## kmer_hash_top
module kmer_hash_top(
    input  logic        clk_out,
    input  logic        reset,         
    input  logic        in_valid,
    input  logic [7:0]  in_char,
    output logic        in_ready,
    output logic        out_valid,
    output logic [63:0] out_hash,
    output logic [5:0]  out_ldz,
    output logic [31:0] out_sum
);
    logic [247:0] data;
    logic [4:0]   count;
    logic         busy;
    logic         start;
    logic [61:0]  coded_kmer;  logic coded_ready;
    logic [61:0]  k_canon;     logic canon_ready;
    logic [63:0]  hash_result; logic hash_ready;
    logic [5:0]   ldz;         logic ldz_ready;
    logic [31:0]  sum_ldz;
    assign in_ready = ~busy;
    always_ff @(posedge clk_out) begin
        if(reset==0) begin
            data<=0;
            count<=0;
            busy<=0;
            start<=0;
        end
        else begin
            start<=0;
            if(in_valid && !busy) begin
                if(in_char==8'b0) begin
                    data<=0;
                    count<=0;
                end
                else begin
                    data[247:8]<=data[239:0];
                    data[7:0]<=in_char;
                    if(count>=30) begin
                        count<=31;
                        start<=1;
                        busy<=1;
                    end
                    else begin
                        count<=count+1;
                    end
                end
            end
            else if(hash_ready) begin
                busy<=0;
            end
        end
    end
    encode_fsm f1(.data(data), .clk_out(clk_out), .reset(reset), .start(start),
                  .coded_kmer(coded_kmer), .coded_ready(coded_ready));
    canonic_fsm f2(.clk_out(clk_out), .reset(reset), .coded_ready(coded_ready),
                   .coded_kmer(coded_kmer), .k_canon(k_canon), .canon_ready(canon_ready));
    k_canon_to_hash_result_velocidad_3pasos f3(.clk_out(clk_out), .reset(reset),
                   .canon_ready(canon_ready), .k_canon(k_canon),
                   .hash_result(hash_result), .hash_ready(hash_ready));
    ldz_position f4(.reset(reset), .clk_out(clk_out), .hash_ready(hash_ready),
  ...
export LEC_CHECK = 0
export CAP_MARGIN = 20
export CORE_MARGIN = 2
export CORE_UTILIZATION = 72
export CTS_CLUSTER_SIZE = 25
export GPL_TIMING_DRIVEN = 1
export MAX_ROUTING_LAYER = met5
export PLACE_DENSITY_LB_ADDON = 0.21
export SETUP_SLACK_MARGIN = 2.05
export SLEW_MARGIN = 20
export TNS_END_PERCENT = 40
create_clock -name core_clock -period 7.96 [get_ports {clk_out}]
run.sh (not shown) runs the stock make flow with config.mk's settings and CLKGATE_MAP_FILE=.
The first run finished with timing, DRC and antenna clean.
Next try:
--- a/flow/config.mk
+++ b/flow/config.mk
@@ -7,0 +8 @@
+export ABC_AREA = 1
@@ -11,5 +12 @@
-export CTS_CLUSTER_SIZE = 25
-export GPL_TIMING_DRIVEN = 1
-export MAX_ROUTING_LAYER = met5
-export PLACE_DENSITY_LB_ADDON = 0.21
-export SETUP_SLACK_MARGIN = 2.05
+export PLACE_DENSITY_LB_ADDON = 0.14
@@ -17 +13,0 @@
-export TNS_END_PERCENT = 40
==> flow/constraint.sdc (replaced) <==
create_clock -name core_clock -period 3.79 [get_ports {clk_out}]
set_input_delay 0.7580 -clock core_clock [delete_from_list [all_inputs] [get_ports {clk_out}]]
set_output_delay 0.7580 -clock core_clock [all_outputs]
set_load 0.01 [all_outputs]
What happened: Now the flow ended with an error in global routing (5_1_grt); synthesized cell count increases by about 2.6%; synthesized area drops by 1.1%; die size goes down by about 1.1%.
Next try:
--- a/flow/config.mk
+++ b/flow/config.mk
@@ -8 +7,0 @@
-export ABC_AREA = 1
@@ -11,2 +10 @@
-export CORE_UTILIZATION = 72
-export PLACE_DENSITY_LB_ADDON = 0.14
+export CORE_UTILIZATION = 20
==> flow/constraint.sdc (replaced) <==
create_clock -name core_clock -period 7.24 [get_ports {clk_out}]
set_input_delay 1.4480 -clock core_clock [delete_from_list [all_inputs] [get_ports {clk_out}]]
set_output_delay 1.4480 -clock core_clock [all_outputs]
set_load 0.01 [all_outputs]
This time the run finished clean; die size climbs to 3.6 times its value; synthesized cell count drops by 2.5%; area after synthesis climbs by about 1.1%.
Next try:
--- a/flow/config.mk
+++ b/flow/config.mk
@@ -10 +10,3 @@
-export CORE_UTILIZATION = 20
+export CORE_UTILIZATION = 66
+export GPL_ROUTABILITY_DRIVEN = 0
+export HOLD_SLACK_MARGIN = 0.1
==> flow/constraint.sdc (replaced) <==
create_clock -name core_clock -period 5.96 [get_ports {clk_out}]
set_input_delay 1.1920 -clock core_clock [delete_from_list [all_inputs] [get_ports {clk_out}]]
set_output_delay 1.1920 -clock core_clock [all_outputs]
set_load 0.01 [all_outputs]
What happened:
- The new run completed, yet does not pass: setup timing
- routed wire length goes down by 1.5%
- worst setup slack loses 0.74 ns
- die area goes down by about 70%
- power increases by 19%
- final area went down by about 1.1%
- synthesized area stays the same
- cell count fell by about 26%
Next try:
--- a/flow/config.mk
+++ b/flow/config.mk
@@ -10,3 +10,2 @@
-export CORE_UTILIZATION = 66
-export GPL_ROUTABILITY_DRIVEN = 0
-export HOLD_SLACK_MARGIN = 0.1
+export CORE_UTILIZATION = 40
+export SETUP_SLACK_MARGIN = 0.36
==> flow/constraint.sdc (replaced) <==
create_clock -name core_clock -period 7.24 [get_ports {clk_out}]
set_input_delay 1.4480 -clock core_clock [delete_from_list [all_inputs] [get_ports {clk_out}]]
set_output_delay 1.4480 -clock core_clock [all_outputs]
set_load 0.01 [all_outputs]
=> With this change the flow passed the timing, DRC and antenna checks. Power falls by 16%. Via count falls by 4.1%. Non-clock buffer count falls by 489. Worst hold slack gets worse by 0.024 ns. First-iteration DRC count falls by 13%. Worst setup slack gets better by 0.89 ns. Maximum frequency falls by 5.9%. Die size rises by 64%.
Next try:
--- a/flow/config.mk
+++ b/flow/config.mk
@@ -10,2 +10,3 @@
-export CORE_UTILIZATION = 40
-export SETUP_SLACK_MARGIN = 0.36
+export CORE_UTILIZATION = 72
+export CTS_CLUSTER_SIZE = 52
+export PLACE_DENSITY = 0.78
==> flow/constraint.sdc (replaced) <==
create_clock -name core_clock -period 6.12 [get_ports {clk_out}]
set_input_delay 1.2240 -clock core_clock [delete_from_list [all_inputs] [get_ports {clk_out}]]
set_output_delay 1.2240 -clock core_clock [all_outputs]
set_load 0.01 [all_outputs]
Effect:
- The new run finished but fails on setup timing
- sequential share of layout area fell by 0.30 points
- critical path depth decreases by 1
- clock power went up by about a fifth
- routed wire length is lower slightly
- hold slack gets better by 0.019 ns
- non-clock buffer count goes up by 380
- global-route usage rose by 18 points
- area after synthesis stays the same
- final area climbs slightly

* * *

v42:
kmer_hash_top again, from the RTL that the note above started with.
export LEC_CHECK = 0
export CAP_MARGIN = 20
export CELL_PAD_IN_SITES_DETAIL_PLACEMENT = 2
export CELL_PAD_IN_SITES_GLOBAL_PLACEMENT = 2
export CORE_MARGIN = 4
export CORE_UTILIZATION = 71
export GPL_ROUTABILITY_DRIVEN = 1
export MIN_ROUTING_LAYER = met2
export SLEW_MARGIN = 20
export TNS_END_PERCENT = 50
create_clock -name core_clock -period 7.5 [get_ports {clk_out}]
v42: it failed with a tool error in global placement without I/O (3_1_place_gp_skip_io), so there are no final results.
[inputs] v25 vs v42
- TNS_END_PERCENT no longer set, was 50
- ABC_AREA now 1, previously not set
- CELL_PAD_IN_SITES_DETAIL_PLACEMENT no longer set, was 2
- CELL_PAD_IN_SITES_GLOBAL_PLACEMENT no longer set, was 2
- GPL_ROUTABILITY_DRIVEN no longer set, was 1
- MIN_ROUTING_LAYER no longer set, was met2
- MAX_ROUTING_LAYER now met4, previously not set
- CORE_MARGIN now 2, was 4
- HOLD_SLACK_MARGIN now 0.29, previously not set
- CTS_CLUSTER_SIZE now 34, previously not set
- the clock period (ns, I/O delays scaled along) now 3.78, was 7.5
[summary]
v25 did not run to completion, as it errored out during global routing (5_1_grt).
The area fraction in compound gates after synthesis in v25 was lower than what v42 gave.
Between v42 and v25, synthesized netlist net count increased.
v42 -> v25: vertical die size decreased slightly
[v25] initial core utilization fell 0.38 points relative to v42
The lower share of synthesized cell area in and, or, nand and nor gates came out of v25.
As of v25, die size had fallen by a few percent compared to v42.
Looking at multiplexer area fraction after synthesis, v25 sits below v42.
Delta(area share of xor/xnor cells in the synthesized design, v25 - v42) > 0
diff inputs: v25 => v3
- CTS_CLUSTER_SIZE no longer set, was 34
- MAX_ROUTING_LAYER no longer set, was met4
- HOLD_SLACK_MARGIN no longer set, was 0.29
- CORE_UTILIZATION now 40, was 71
- ABC_AREA no longer set, was 1
- the clock period (ns, I/O delays scaled along) now 7.24, was 3.78
--- outcome ---
- FAIL: v25; every other run in v25 and v3 is clean
- The flow ended early for v25: it failed with a tool error in global routing (5_1_grt).
- Per the comparison of v3 with v25, AND-OR/OR-AND share of the synthesized area went up by 1.5 points; mux share of post-synthesis cell area went up by 0.31 points; quantity of hold-fixing buffers added after cts went down by 1.
> inputs changed (v3 -> v22)
- changing the clock period (ns, I/O delays scaled along) from 7.24 to 7.5
==> results <==
- v22 vs v3, largest power group: the clock network vs sequential cells
- Comparing v22 with v3, the global-route wire length before repair came out essentially unchanged.
- v22: routability-driven placement congestion ratio 1.3% below v3
- The critical path depth number comes out lower for v22 vs v3.
- Compared with v3, in v22 met2 wire length now sits lower, cell count of the worst reg-to-reg path now sits lower, cell internal power dissipation now sits lower, post-synthesis register bit count now sits at about the same level.

* * *

kmer_hash_top again, from the RTL that the note above started with.
## kmer_hash_top
module kmer_hash_top(
    input  logic        clk_out,
    input  logic        reset,         
    input  logic        in_valid,
    input  logic [7:0]  in_char,
    output logic        in_ready,
    output logic        out_valid,
    output logic [63:0] out_hash,
    output logic [5:0]  out_ldz,
    output logic [31:0] out_sum
);
clock: 7.66 ns
lec_check: 0
cap_margin: 20
cell_pad_in_sites_global_placement: 2
core_margin: 4
core_utilization: 26
cts_cluster_size: 14
gpl_timing_driven: 1
max_routing_layer: met4
place_density_lb_addon: 0.14
setup_slack_margin: 1.53
slew_margin: 20
tns_end_percent: 40
Then changed:
==> flow/config.mk (replaced) <==
export PLATFORM = sky130hd
export DESIGN_NAME = kmer_hash_top
export DESIGN_NICKNAME = kmer_hash_top
export VERILOG_FILES = /design/flow/design.v
export SDC_FILE = /design/flow/constraint.sdc
export NUM_CORES = 4
export LEC_CHECK = 0
export ABC_AREA = 1
export CAP_MARGIN = 20
export CORE_MARGIN = 2
export CORE_UTILIZATION = 72
export CTS_CLUSTER_DIAMETER = 399
export CTS_CLUSTER_SIZE = 13
export PLACE_DENSITY_LB_ADDON = 0.14
export SLEW_MARGIN = 20
==> flow/constraint.sdc (replaced) <==
create_clock -name core_clock -period 3.12 [get_ports {clk_out}]
set_input_delay 0.6240 -clock core_clock [delete_from_list [all_inputs] [get_ports {clk_out}]]
set_output_delay 0.6240 -clock core_clock [all_outputs]
set_load 0.01 [all_outputs]
Effect: Now the flow failed in global routing (GRT-0232); synthesized cell count came out higher by 2.6%; synthesized area falls by 1.1%; die area falls by about 64%.
Then changed:
--- a/flow/config.mk
+++ b/flow/config.mk
@@ -7,3 +7,2 @@
 export LEC_CHECK = 0
-export ABC_AREA = 1
 export CAP_MARGIN = 20
@@ -11,5 +10,5 @@
 export CORE_UTILIZATION = 72
-export CTS_CLUSTER_DIAMETER = 399
-export CTS_CLUSTER_SIZE = 13
-export PLACE_DENSITY_LB_ADDON = 0.14
+export CTS_CLUSTER_SIZE = 100
+export PLACE_DENSITY = 0.78
+export SETUP_SLACK_MARGIN = 1.78
 export SLEW_MARGIN = 20
==> flow/constraint.sdc (replaced) <==
create_clock -name core_clock -period 6.12 [get_ports {clk_out}]
set_input_delay 1.2240 -clock core_clock [delete_from_list [all_inputs] [get_ports {clk_out}]]
set_output_delay 1.2240 -clock core_clock [all_outputs]
set_load 0.01 [all_outputs]
After rerunning:
- The new run finished but failed the layout checks on negative setup slack
- synthesized area came out higher by 1.1%
- die size goes up by 1.1%
- synthesized cell count goes down by 2.5%
Then changed:
--- a/flow/config.mk
+++ b/flow/config.mk
@@ -9,6 +9,3 @@
 export CORE_MARGIN = 2
-export CORE_UTILIZATION = 72
-export CTS_CLUSTER_SIZE = 100
-export PLACE_DENSITY = 0.78
-export SETUP_SLACK_MARGIN = 1.78
+export CORE_UTILIZATION = 44
 export SLEW_MARGIN = 20
==> flow/constraint.sdc (replaced) <==
create_clock -name core_clock -period 5.96 [get_ports {clk_out}]
set_input_delay 1.1920 -clock core_clock [delete_from_list [all_inputs] [get_ports {clk_out}]]
set_output_delay 1.1920 -clock core_clock [all_outputs]
set_load 0.01 [all_outputs]
Result: The new run completed and failed the layout checks on negative setup slack; clock skew increases by 16 ps; global-route usage decreases by 15 points; final cell count increases by 12%; power increases by 7.5%; wire length decreases by 1.5%; setup slack is better by 9.0 ps; design area increases by 1.2%; sequential share of layout area decreases by 0.31 points; area after synthesis is unchanged; via count decreases by 6.2%.
Power figures rest on the tool's default switching activity, not on a simulated workload.
